==> flow/design.v (excerpt) <==
module awstm(
        pps,
        tevt,
        evt,
        rst_n,
        clk
    );
clock: 2.86 ns
lec_check: 0
abc_area: 1
cap_margin: 20
core_margin: 2
core_utilization: 72
cts_cluster_size: 72
hold_slack_margin: -0.1
place_density: 0.73
setup_slack_margin: 0.77
slew_margin: 20
run.sh (not shown) runs the stock make flow with config.mk's settings and CLKGATE_MAP_FILE=.
The baseline failed in global routing.
Rerun with:
- ABC_AREA: 1 -> not set
- CORE_UTILIZATION: 72 -> 70
- CTS_CLUSTER_SIZE: 72 -> not set
- PLACE_DENSITY: 0.73 -> not set
- SETUP_SLACK_MARGIN: 0.77 -> not set
- clock period: 2.86 -> 3.2 ns (I/O delays scaled with it)
Effect: This time the run produced a layout that fails on setup timing. Synthesized area went down by roughly a tenth. Synthesized cell count is lower by a quarter to a third. Die size went down by a little under a tenth.
Rerun with:
- ABC_AREA: not set -> 1
- CTS_CLUSTER_SIZE: not set -> 16
- SETUP_SLACK_MARGIN: not set -> 0.77
- clock period: 3.2 -> 2.86 ns (I/O delays scaled with it)
What happened: This time the run died in global routing with GRT-0116. Die size went up by 12%. Synthesized area went up by about 12%. Synthesized cell count went up by 50%.
Rerun with:
- CTS_CLUSTER_DIAMETER: not set -> 229
- CTS_CLUSTER_SIZE: 16 -> not set
- SETUP_SLACK_MARGIN: 0.77 -> not set
- clock period: 2.86 -> 2.75 ns (I/O delays scaled with it)
What happened:
- The changed run finished clean
- area after synthesis stays the same
- die area stays the same
- synthesized cell count stays the same
Rerun with:
- ABC_AREA: 1 -> not set
- CORE_UTILIZATION: 70 -> 68
- CTS_CLUSTER_DIAMETER: 229 -> not set
- CTS_CLUSTER_SIZE: not set -> 35
- HOLD_SLACK_MARGIN: -0.1 -> not set
- clock period: 2.75 -> 5.37 ns (I/O delays scaled with it)
What happened:
- cell area decreases by about a fifth
- global-route usage came out lower by 8.0 points
- sequential power shrinks by a quarter to a third
- via count decreases by a quarter to a third
- clock-buffer cell count does not change
- setup slack improves by 1200 ps
- wire length shrinks by a quarter to a third
- maximum frequency fell by a quarter to a third

* * *

The RTL this note starts from:
==> flow/design.v <==
`timescale 1ns / 1ps
module awstm(
        pps,
        tevt,
        evt,
        rst_n,
        clk
    );
    input pps;
    input [31:0] tevt;
    output [31:0] evt;
    input rst_n;
    input clk;
    reg r_pps, r_awspps;
    reg [26:0] r_tcyc;       
    reg [26:0] r_td;         
    reg [30:0] r_awstm;      
    reg [30:0] r_tmev_next;  
    reg [31:0] r_set_tmev;  
    reg [10:0] r_tcor;       
    reg [10:0] r_tcor_max;   
    reg r_pps_lock;          
    wire evt_pps;            
    parameter [26:0] p_cyc_per_sec  = 27'd9_999;   
    parameter [26:0] p_pps_to       = 27'd14_999;  
    parameter [30:0] p_awstm_max    = 31'd99_999;   
    assign evt = r_set_tmev;
    assign evt_pps = pps & ~r_pps;
    wire [26:0] td_abs;
    wire [25:0] tmp1_td_abs;
    wire [25:0] tmp2_td_abs;
    wire [10:0] tmp_tcor_max;
    assign td_abs = (r_td[26] ? (~r_td + 17'd1): r_td);
    genvar i;
    assign tmp1_td_abs[25] = td_abs[25];  
    generate 
        for(i = 24; i >= 0; i=i-1) begin :g_tmp1_td_abs
            assign tmp1_td_abs[i] = td_abs[i+1] | td_abs[i];  
        end 
    endgenerate
    assign tmp2_td_abs[25] = tmp1_td_abs[25];
    generate
        for(i = 24; i >= 0; i=i-1) begin: g_tmp2_td_abs
            assign tmp2_td_abs[i] = tmp1_td_abs[i+1] ^ tmp1_td_abs[i];
        end
    endgenerate
    assign tmp_tcor_max[2:0] = 3'b000;
    generate 
        for(i = 0; i < 7; i=i+1) begin: g_tmp_tcor_max
            assign tmp_tcor_max[i+3] = tmp2_td_abs[25-i]; 
        end
    endgenerate
    assign tmp_tcor_max[10] = (tmp1_td_abs[20] & !tmp2_td_abs[20] ? 1'b0 : 1'b1); 
    always @(posedge clk or negedge rst_n) begin
        if(rst_n == 1'b0) begin
            r_pps <= 1'b0;
            r_awspps <= 1'b0;
            r_pps_lock <= 1'b0;
            r_tcyc <= 27'd0;
            r_td <= 27'd0;
            r_tcor <= 11'd0;
            r_tcor_max <= 11'd1024;
            r_awstm <= 31'd0;
            r_tmev_next <= 31'd0;
            r_set_tmev <= 32'd0;
        end else begin
            r_pps <= pps;
            r_tcyc <= r_tcyc + 1;
            r_tcor_max <= tmp_tcor_max;
            if(r_tcor >= r_tcor_max) begin
                r_tcor <= 10'd0;
            end else begin
                r_tcor <= r_tcor + 1;
            end
            if(r_tcyc == p_cyc_per_sec) begin
                r_awspps <= 1'b1;
            end else begin
                r_awspps <= 1'b0;
            end
            if(evt_pps) begin
                r_pps_lock <= 1'b1;
                r_tcyc <= 27'd0;
                r_td <= r_td + p_cyc_per_sec + ~r_tcyc + 27'd1;
            end else begin
                if(r_tcyc == p_pps_to) begin  
                    r_pps_lock <= 1'b0;
                    r_tcyc <= (p_pps_to - p_cyc_per_sec);     
                end                
            end
            if(r_awstm >= p_awstm_max) begin
                r_awstm <= 31'd0;
            end else begin
                if(r_tcor == r_tcor_max) begin
                    if(r_td[26]) begin  
                        r_awstm <= r_awstm;
                        r_td <= r_td + 27'd1;
                    end else begin  
                        r_awstm <= r_awstm + 31'd2;
                        r_td <= r_td - 27'd1;
                    end
                end else begin
                    r_awstm <= r_awstm + 31'd1;
                end
            end
            if(r_tmev_next == r_awstm || (r_tmev_next + 31'd1) == r_awstm) begin
                r_set_tmev <= {r_pps_lock, r_awstm};
                r_tmev_next <= r_tmev_next + tevt;
            end
            if(r_tmev_next > p_awstm_max) begin
                r_tmev_next <= r_tmev_next + ~p_awstm_max + 31'd1;
            end             
        end
    end
endmodule
Settings: LEC_CHECK=0, ABC_AREA=1, CAP_MARGIN=20, CELL_PAD_IN_SITES_DETAIL_PLACEMENT=2, CELL_PAD_IN_SITES_GLOBAL_PLACEMENT=0, CORE_MARGIN=7, CORE_UTILIZATION=43, CTS_CLUSTER_DIAMETER=326, GPL_TIMING_DRIVEN=0, MAX_ROUTING_LAYER=met4, SLEW_MARGIN=0, TNS_END_PERCENT=30; clock period 4.35 ns.
The baseline never finished: it broke off in detailed placement.
Next try:
ABC_AREA = default   (was 1)
CELL_PAD_IN_SITES_DETAIL_PLACEMENT = default   (was 2)
CELL_PAD_IN_SITES_GLOBAL_PLACEMENT = default   (was 0)
CORE_MARGIN = 2   (was 7)
CORE_UTILIZATION = 27   (was 43)
CTS_CLUSTER_DIAMETER = default   (was 326)
GPL_TIMING_DRIVEN = default   (was 0)
MAX_ROUTING_LAYER = default   (was met4)
PLACE_DENSITY = 0.6   (was default)
SLEW_MARGIN = 20   (was 0)
TNS_END_PERCENT = default   (was 30)
clock period = 4.27 ns   (was 4.35 ns; I/O delays follow)
- This time the run finished with timing, DRC and antenna clean
- synthesized area falls by roughly a tenth
- synthesized cell count falls by a quarter to a third
- die size came out higher by a quarter to a third
Next try:
CORE_UTILIZATION = 40   (was 27)
Result: Global-route usage climbs by 5.8 points. Total power drops slightly. Core utilization climbs by 14 points. Sequential share of layout area climbs by 0.53 points. Via count drops slightly. Die size drops by a quarter to a third.
Next try:
SETUP_SLACK_MARGIN = 1.05   (was default)
TNS_END_PERCENT = 10   (was default)
clock period = 3.58 ns   (was 4.27 ns; I/O delays follow)
Utilization rises by 4.8 points; power is higher by 37%; routed wire length grows by 12%; clock skew grows by 0.0052 ns; global-route usage goes up by 1.8 points; design area is higher by about 10%; via count is higher by 6.6%.
No activity file was given, so power comes from the tool's default toggle rates.
